== fjord ==
// vga
module vga(clk, rst, reset, btnL, btnR, btnD, vga_h_sync, vga_v_sync, vga_R, vga_G, vga_B);
Size: about 3700 cells after synthesis, roughly 220 flip-flops, about 16 I/O pins, roughly 0.022 sq mm of cells after synthesis.
==> flow/config.mk <==
export PLATFORM = sky130hd
export DESIGN_NAME = vga
export DESIGN_NICKNAME = vga
export VERILOG_FILES = /design/flow/design.v
export SDC_FILE = /design/flow/constraint.sdc
export NUM_CORES = 4
export LEC_CHECK = 0
export ABC_AREA = 1
export CAP_MARGIN = 20
export CELL_PAD_IN_SITES_GLOBAL_PLACEMENT = 0
export CORE_MARGIN = 2
export CORE_UTILIZATION = 72
export CTS_CLUSTER_DIAMETER = 306
export CTS_CLUSTER_SIZE = 17
export GPL_TIMING_DRIVEN = 1
export MAX_ROUTING_LAYER = met5
export PLACE_DENSITY = 0.65
export SETUP_SLACK_MARGIN = -0.07
export SLEW_MARGIN = 20
export TNS_END_PERCENT = 80
==> flow/constraint.sdc <==
create_clock -name core_clock -period 6.26 [get_ports {clk}]
set_input_delay 1.2520 -clock core_clock [delete_from_list [all_inputs] [get_ports {clk}]]
set_output_delay 1.2520 -clock core_clock [all_outputs]
set_load 0.01 [all_outputs]
run.sh (not shown) runs the stock make flow with config.mk's settings and CLKGATE_MAP_FILE=.
The layout from fjord, despite a flow that completed every stage, fails the layout checks, with the failing checks listed as negative setup slack.
[inputs] harbor vs fjord
==> flow/config.mk <==
export PLATFORM = sky130hd
export DESIGN_NAME = vga
export DESIGN_NICKNAME = vga
export VERILOG_FILES = /design/flow/design.v
export SDC_FILE = /design/flow/constraint.sdc
export NUM_CORES = 4
export LEC_CHECK = 0
export ABC_AREA = 1
export CAP_MARGIN = 0
export CORE_MARGIN = 2
export CORE_UTILIZATION = 72
export SETUP_SLACK_MARGIN = -0.38
export SLEW_MARGIN = 20
==> flow/constraint.sdc <==
create_clock -name core_clock -period 5.68 [get_ports {clk}]
set_input_delay 1.1360 -clock core_clock [delete_from_list [all_inputs] [get_ports {clk}]]
set_output_delay 1.1360 -clock core_clock [all_outputs]
set_load 0.01 [all_outputs]
--- outcome ---
- [harbor vs fjord] synthesis-to-finish area growth: higher in harbor
- | multi-input logic area | higher: harbor |
- In harbor, post-layout total power is higher than in fjord.
- Final worst setup slack in harbor is 1010 ps lower than in fjord
- Lower critical path depth goes to harbor over fjord.
- Relative to fjord, global-route met2 utilization decreased by 1.1 points in harbor.
- STATUS run=harbor STAGES=ALL_DONE FINAL_CHECKS=FAILED CAUSE=negative setup slack
- Comparing fjord and harbor, the higher non-clock buffer share of cell area was measured on harbor.
- Status: estimated wirelength of the detail-placed design parity (harbor, fjord)
- fjord and harbor ended up with roughly the same layout sequential cell count.
The inputs of delta differ from those of harbor as listed below.
--- a/flow/config.mk
+++ b/flow/config.mk
@@ -8,2 +8 @@
-export ABC_AREA = 1
-export CAP_MARGIN = 0
+export CAP_MARGIN = 20
@@ -11,2 +10 @@
-export CORE_UTILIZATION = 72
-export SETUP_SLACK_MARGIN = -0.38
+export CORE_UTILIZATION = 18
==> flow/constraint.sdc <==
create_clock -name core_clock -period 9.52 [get_ports {clk}]
set_input_delay 1.9040 -clock core_clock [delete_from_list [all_inputs] [get_ports {clk}]]
set_output_delay 1.9040 -clock core_clock [all_outputs]
set_load 0.01 [all_outputs]
Results
- Summary of harbor and delta: one run falls short of a clean finish, namely harbor.
- Clock-pin slew on the worst setup and hold paths of delta is on par with harbor.
- Comparing delta and harbor, the lower clock-buffer cell count is on delta.
- delta against harbor: initial cell density of the core decreased by 55 points relative to the old numbers; wire length lost 14000 um.

---

vga again, from the RTL that the note above started with.
Settings: LEC_CHECK=0, ABC_AREA=0, CAP_MARGIN=30, CELL_PAD_IN_SITES_DETAIL_PLACEMENT=1, CORE_MARGIN=2, CORE_UTILIZATION=33, GPL_ROUTABILITY_DRIVEN=0, GPL_TIMING_DRIVEN=0, MAX_ROUTING_LAYER=met5, PLACE_DENSITY_LB_ADDON=0.29, SLEW_MARGIN=20; clock period 14.8 ns.
The first run finished clean.
Change:
- ABC_AREA: 0 -> default
- CAP_MARGIN: 30 -> 20
- CELL_PAD_IN_SITES_DETAIL_PLACEMENT: 1 -> default
- CORE_UTILIZATION: 33 -> 40
- GPL_ROUTABILITY_DRIVEN: 0 -> default
- GPL_TIMING_DRIVEN: 0 -> default
- MAX_ROUTING_LAYER: met5 -> default
- PLACE_DENSITY_LB_ADDON: 0.29 -> default
- clock period: 14.8 -> 9.52 ns (I/O delays scaled with it)
The changed run completed without violations. Design area shrinks by 2.2%. Wire length shrinks by 15%. Global-route usage grows by 0.45 points. Combinational power grows by 36%. Die area shrinks by 17%. Critical path depth stays the same. Total power grows by 66%.
Change:
- ABC_AREA: default -> 1
- CORE_UTILIZATION: 40 -> 72
- clock period: 9.52 -> 6.78 ns (I/O delays scaled with it)
Effect: The new run ran to the end with violations: setup timing. Worst hold slack improved by 9.0 ps. Synthesized area is lower by 2.9%. Fmax is higher by 25%. Wire length is higher by 15%. Final area is lower by 1.6%. Cell count is higher by 18%. Core utilization is higher by 36 points. First-iteration DRC count is higher by 130%. Total power is higher by 32%.

---

Starting RTL as in the previous note.
## vga
module vga(clk, rst, reset, btnL, btnR, btnD, vga_h_sync, vga_v_sync, vga_R, vga_G, vga_B);
Settings: LEC_CHECK=0, CAP_MARGIN=20, CELL_PAD_IN_SITES_DETAIL_PLACEMENT=2, CELL_PAD_IN_SITES_GLOBAL_PLACEMENT=0, CORE_ASPECT_RATIO=1.29, CORE_MARGIN=2, CORE_UTILIZATION=17, CTS_CLUSTER_SIZE=56, GPL_ROUTABILITY_DRIVEN=0, MIN_ROUTING_LAYER=met2, PLACE_DENSITY_LB_ADDON=0.05, SETUP_SLACK_MARGIN=0.49, SLEW_MARGIN=20; clock period 9.44 ns.
Rerun with:
==> flow/config.mk (replaced) <==
export PLATFORM = sky130hd
export DESIGN_NAME = vga
export DESIGN_NICKNAME = vga
export VERILOG_FILES = /design/flow/design.v
export SDC_FILE = /design/flow/constraint.sdc
export NUM_CORES = 4
export LEC_CHECK = 0
export CAP_MARGIN = 20
export CORE_MARGIN = 2
export CORE_UTILIZATION = 58
export SLEW_MARGIN = 20
==> flow/constraint.sdc (replaced) <==
create_clock -name core_clock -period 5.83 [get_ports {clk}]
set_input_delay 1.1660 -clock core_clock [delete_from_list [all_inputs] [get_ports {clk}]]
set_output_delay 1.1660 -clock core_clock [all_outputs]
set_load 0.01 [all_outputs]
=> The changed run finished but failed the layout checks on negative setup slack; area after synthesis does not change; via count came out lower by 26%; wire length shrinks by 35%.
Rerun with:
--- a/flow/config.mk
+++ b/flow/config.mk
@@ -6,6 +6,8 @@
 export NUM_CORES = 4
 export LEC_CHECK = 0
-export CAP_MARGIN = 20
+export ABC_AREA = 1
+export CAP_MARGIN = 10
 export CORE_MARGIN = 2
-export CORE_UTILIZATION = 58
+export CORE_UTILIZATION = 72
+export SETUP_SLACK_MARGIN = -0.37
 export SLEW_MARGIN = 20
==> flow/constraint.sdc (replaced) <==
create_clock -name core_clock -period 5.53 [get_ports {clk}]
set_input_delay 1.1060 -clock core_clock [delete_from_list [all_inputs] [get_ports {clk}]]
set_output_delay 1.1060 -clock core_clock [all_outputs]
set_load 0.01 [all_outputs]
Outcome: The new run completed, yet does not pass: negative setup slack. Clock-buffer cell count increases by 4. Global-route usage grows by 12 points. Final cell count grows by 24%. Die size fell by 21%. Sequential share of layout area went up by 0.43 points.
Rerun with:
==> flow/config.mk (replaced) <==
export PLATFORM = sky130hd
export DESIGN_NAME = vga
export DESIGN_NICKNAME = vga
export VERILOG_FILES = /design/flow/design.v
export SDC_FILE = /design/flow/constraint.sdc
export NUM_CORES = 4
export LEC_CHECK = 0
export CAP_MARGIN = 20
export CELL_PAD_IN_SITES_GLOBAL_PLACEMENT = 2
export CORE_MARGIN = 2
export CORE_UTILIZATION = 40
export SLEW_MARGIN = 20
==> flow/constraint.sdc (replaced) <==
create_clock -name core_clock -period 8.16 [get_ports {clk}]
set_input_delay 1.6320 -clock core_clock [delete_from_list [all_inputs] [get_ports {clk}]]
set_output_delay 1.6320 -clock core_clock [all_outputs]
set_load 0.01 [all_outputs]
Effect: Now the flow went through all stages and came out clean; core utilization went down by 40 points; flip-flop count does not change; worst setup slack improves by 2.2 ns; final cell count went down by 17%; count of clock-buffer cells in the layout went up by 2; clock skew went down by 0.017 ns; power went down by 32%; non-clock buffer count went down by 148.

---

## build 87
Starting RTL as in the previous note.
Design vga, start of the top module:
module vga(clk, rst, reset, btnL, btnR, btnD, vga_h_sync, vga_v_sync, vga_R, vga_G, vga_B);
	input clk, rst, reset, btnL, btnR, btnD;
	output vga_h_sync, vga_v_sync;
	output [2:0] vga_R;
	output [2:0] vga_G;
	output [1:0] vga_B;
	wire inDisplayArea;
	wire [9:0] PixelX;
	wire [9:0] PixelY;
	wire clk_px;
	wire rDisplay, yDisplay, rFinish, yFinish;
	clock clkpx (.clk(clk), .reset(rst), .freq(25000000), .clk_en(clk_px));
	hvsync_generator syncgen(.clk(clk), .reset(rst), .en(clk_px), .vga_h_sync(vga_h_sync), .vga_v_sync(vga_v_sync), 
	.inDisplayArea(inDisplayArea), .CounterX(PixelX), .CounterY(PixelY));
	reg [41:0] red;
	reg [41:0] ylw;
	reg [3:0] col;
	reg [2:0] columnA;
	reg [2:0] columnB;
	reg [2:0] columnC;
	reg [2:0] columnD;
	reg [2:0] columnE;
	reg [2:0] columnF;
	reg [2:0] columnG;
	reg player;
	reg [5:0] coordinate;
	reg [5:0] prev_coordinate;
	reg [2:0] height;
	reg winner;
	reg rw;
	reg yw;
	pieces redpieces (.encoding(red_q), .PixelX(PixelX), .PixelY(PixelY), .display(rDisplay));
	pieces ylwpieces (.encoding(ylw_q), .PixelX(PixelX), .PixelY(PixelY), .display(yDisplay));
	finish rwins (.encoding(red_q), .pos(coordinate_q), .done(rFinish));
	finish ywins (.encoding(ylw_q), .pos(coordinate_q), .done(yFinish));
	reg [2:0] vga_R;
	reg [2:0] vga_G;
	reg [1:0] vga_B;
	always @(posedge clk) begin
		if (rst) begin
			vga_R = 3'b000;
			vga_G = 3'b000;
			vga_B = 2'b00;
		end
		else if(inDisplayArea) begin
  ...
make LEC_CHECK=0 ABC_AREA=1 CAP_MARGIN=20 CORE_MARGIN=2 CORE_UTILIZATION=72 CTS_CLUSTER_DIAMETER=56 CTS_CLUSTER_SIZE=90 PLACE_DENSITY_LB_ADDON=0.24 SETUP_SLACK_MARGIN=1.0 SLEW_MARGIN=20 finish   # period 7.03 ns
The final report for build 87 shows a completed flow and a layout that fails verification, specifically setup timing.
#### Input delta (build 60 over build 87)
Settings: a deleted ABC_AREA that had been 1; a deleted CTS_CLUSTER_SIZE that had been 90; a change of CORE_UTILIZATION from 72 to 40; a deleted SETUP_SLACK_MARGIN that had been 1.0; a deleted CTS_CLUSTER_DIAMETER that had been 56; a deleted PLACE_DENSITY_LB_ADDON that had been 0.24; a change of the clock period (ns, I/O delays scaled along) from 7.03 to 10.0.
[summary]
Build 60 went all the way through synthesis, placement and routing and the layout is clean on timing, DRC and antenna.
As of build 60, routed wire length had fallen by more than 10% compared to build 87.
Build 60 ends up with higher area of the placeable core than build 87 does.
Changes observed in build 60 relative to build 87: initial antenna violation count down 2, synthesized area +3.0%, number of tapcells now sits higher, cell count listed in synth_stat.txt lower.
Against build 87, build 60 reports a power of the clock network that is lower.
[inputs] build 12 vs build 60
Settings: a change of CORE_MARGIN from 2 to 9; a change of SLEW_MARGIN from 20 to 5.
### Flow results
- The die of build 12 is larger than the one used in build 60.
- Changes observed in build 12 relative to build 60: total length of routed wires decreased about 0.8%, area added between synthesis and finish dropped 0.76 points, fmax closely matched the old numbers, count of clock-buffer cells in the layout moved down, shortest clock period the worst path allows after layout saw an increase.
- Compared with build 60, build 12 shows a higher switching power share of the total.
- Compared with build 60, build 12 ends up with a smaller final cell area.
- The first-pass GRT wire length reported for build 12 is smaller than that of build 60 by 0.55%.
- Diff build 60 -> build 12: sequential share of layout area comparable; data arrival time of the critical path now sits at about the same level.
Edits applied to the flow inputs when going from build 12 to build 15:
Settings: CORE_UTILIZATION changed from 40 to 72; SLEW_MARGIN changed from 5 to 20; CORE_MARGIN changed from 9 to 2; PLACE_DENSITY newly set to 0.39; the clock period (ns, I/O delays scaled along) changed from 10.0 to 10.9.
## What came out
- Looking only at clock share of power, and setting everything else aside, the lower value of build 15 and build 12 goes to build 12.
- Compared with build 12, in build 15 total power now smaller; routed wire length dropped about 1.9%; total of plain and repair buffers excluding clock buffers down about 22%.
- Looking at final weighted congestion of routability-driven global placement, build 15 sits 7.9% above build 12.
- Build 15 improves on build 12 in internal power.
- Of build 15 and build 12, the higher area growth from synthesis to layout belongs to build 12.
- Sequential power (build 15 vs. build 12) decreases by a little under 10%
[inputs] build 94 vs build 15
Settings: PLACE_DENSITY_LB_ADDON: unset -> 0.09; PLACE_DENSITY: 0.39 -> unset; SETUP_SLACK_MARGIN: unset -> 0.33; CTS_CLUSTER_SIZE: unset -> 10; ABC_AREA: unset -> 1; the clock period (ns, I/O delays scaled along): 10.9 -> 7.05.
## What came out
A biggest combinational cell group after synthesis of simple AND/OR/NAND/NOR gates is what build 94 shows, while AND-OR/OR-AND gates belongs to build 15.
From build 15 to build 94 the numbers moved as follows: max-slew headroom at the worst pin dropped 6.8 points; total global-route track usage saw an increase; area fraction in compound gates has increased; area share of and/or/nand/nor cells after synthesis rose 15 points; via count of the first global-routing pass saw an increase.
On build 94: fraction of the cycle the final worst path needs is 16 points higher than what build 15 gave.
Area occupied by multi-input gates in build 94 is 8.7% below build 15.
Build 94 completed end to end; final checks failed (setup timing).
Relative to build 94, the following input files were edited for build 13:
Settings: clearing CTS_CLUSTER_SIZE, which used to be 10; clearing PLACE_DENSITY_LB_ADDON, which used to be 0.09; swapping 72 for 21 in CORE_UTILIZATION; clearing ABC_AREA, which used to be 1; clearing SETUP_SLACK_MARGIN, which used to be 0.33; swapping 7.05 for 10.9 in the clock period (ns, I/O delays scaled along).
The flow did not stop early for build 13: all stages ran, and the layout cleared the timing, DRC and antenna checks. When build 13 is measured against build 94, its synthesized instance count turns out 918 lower. Build 13 — arrival time of data at the critical path endpoint 2.06 ns higher, build 94 as reference. Build 13 has worst hold slack across all endpoints below what build 94 had. Sequential share of layout area sits lower in build 13 than in build 94. Compared with build 94, build 13 shows a lower length of routed met3 wiring.
Power is estimated from default activity; no workload was simulated.
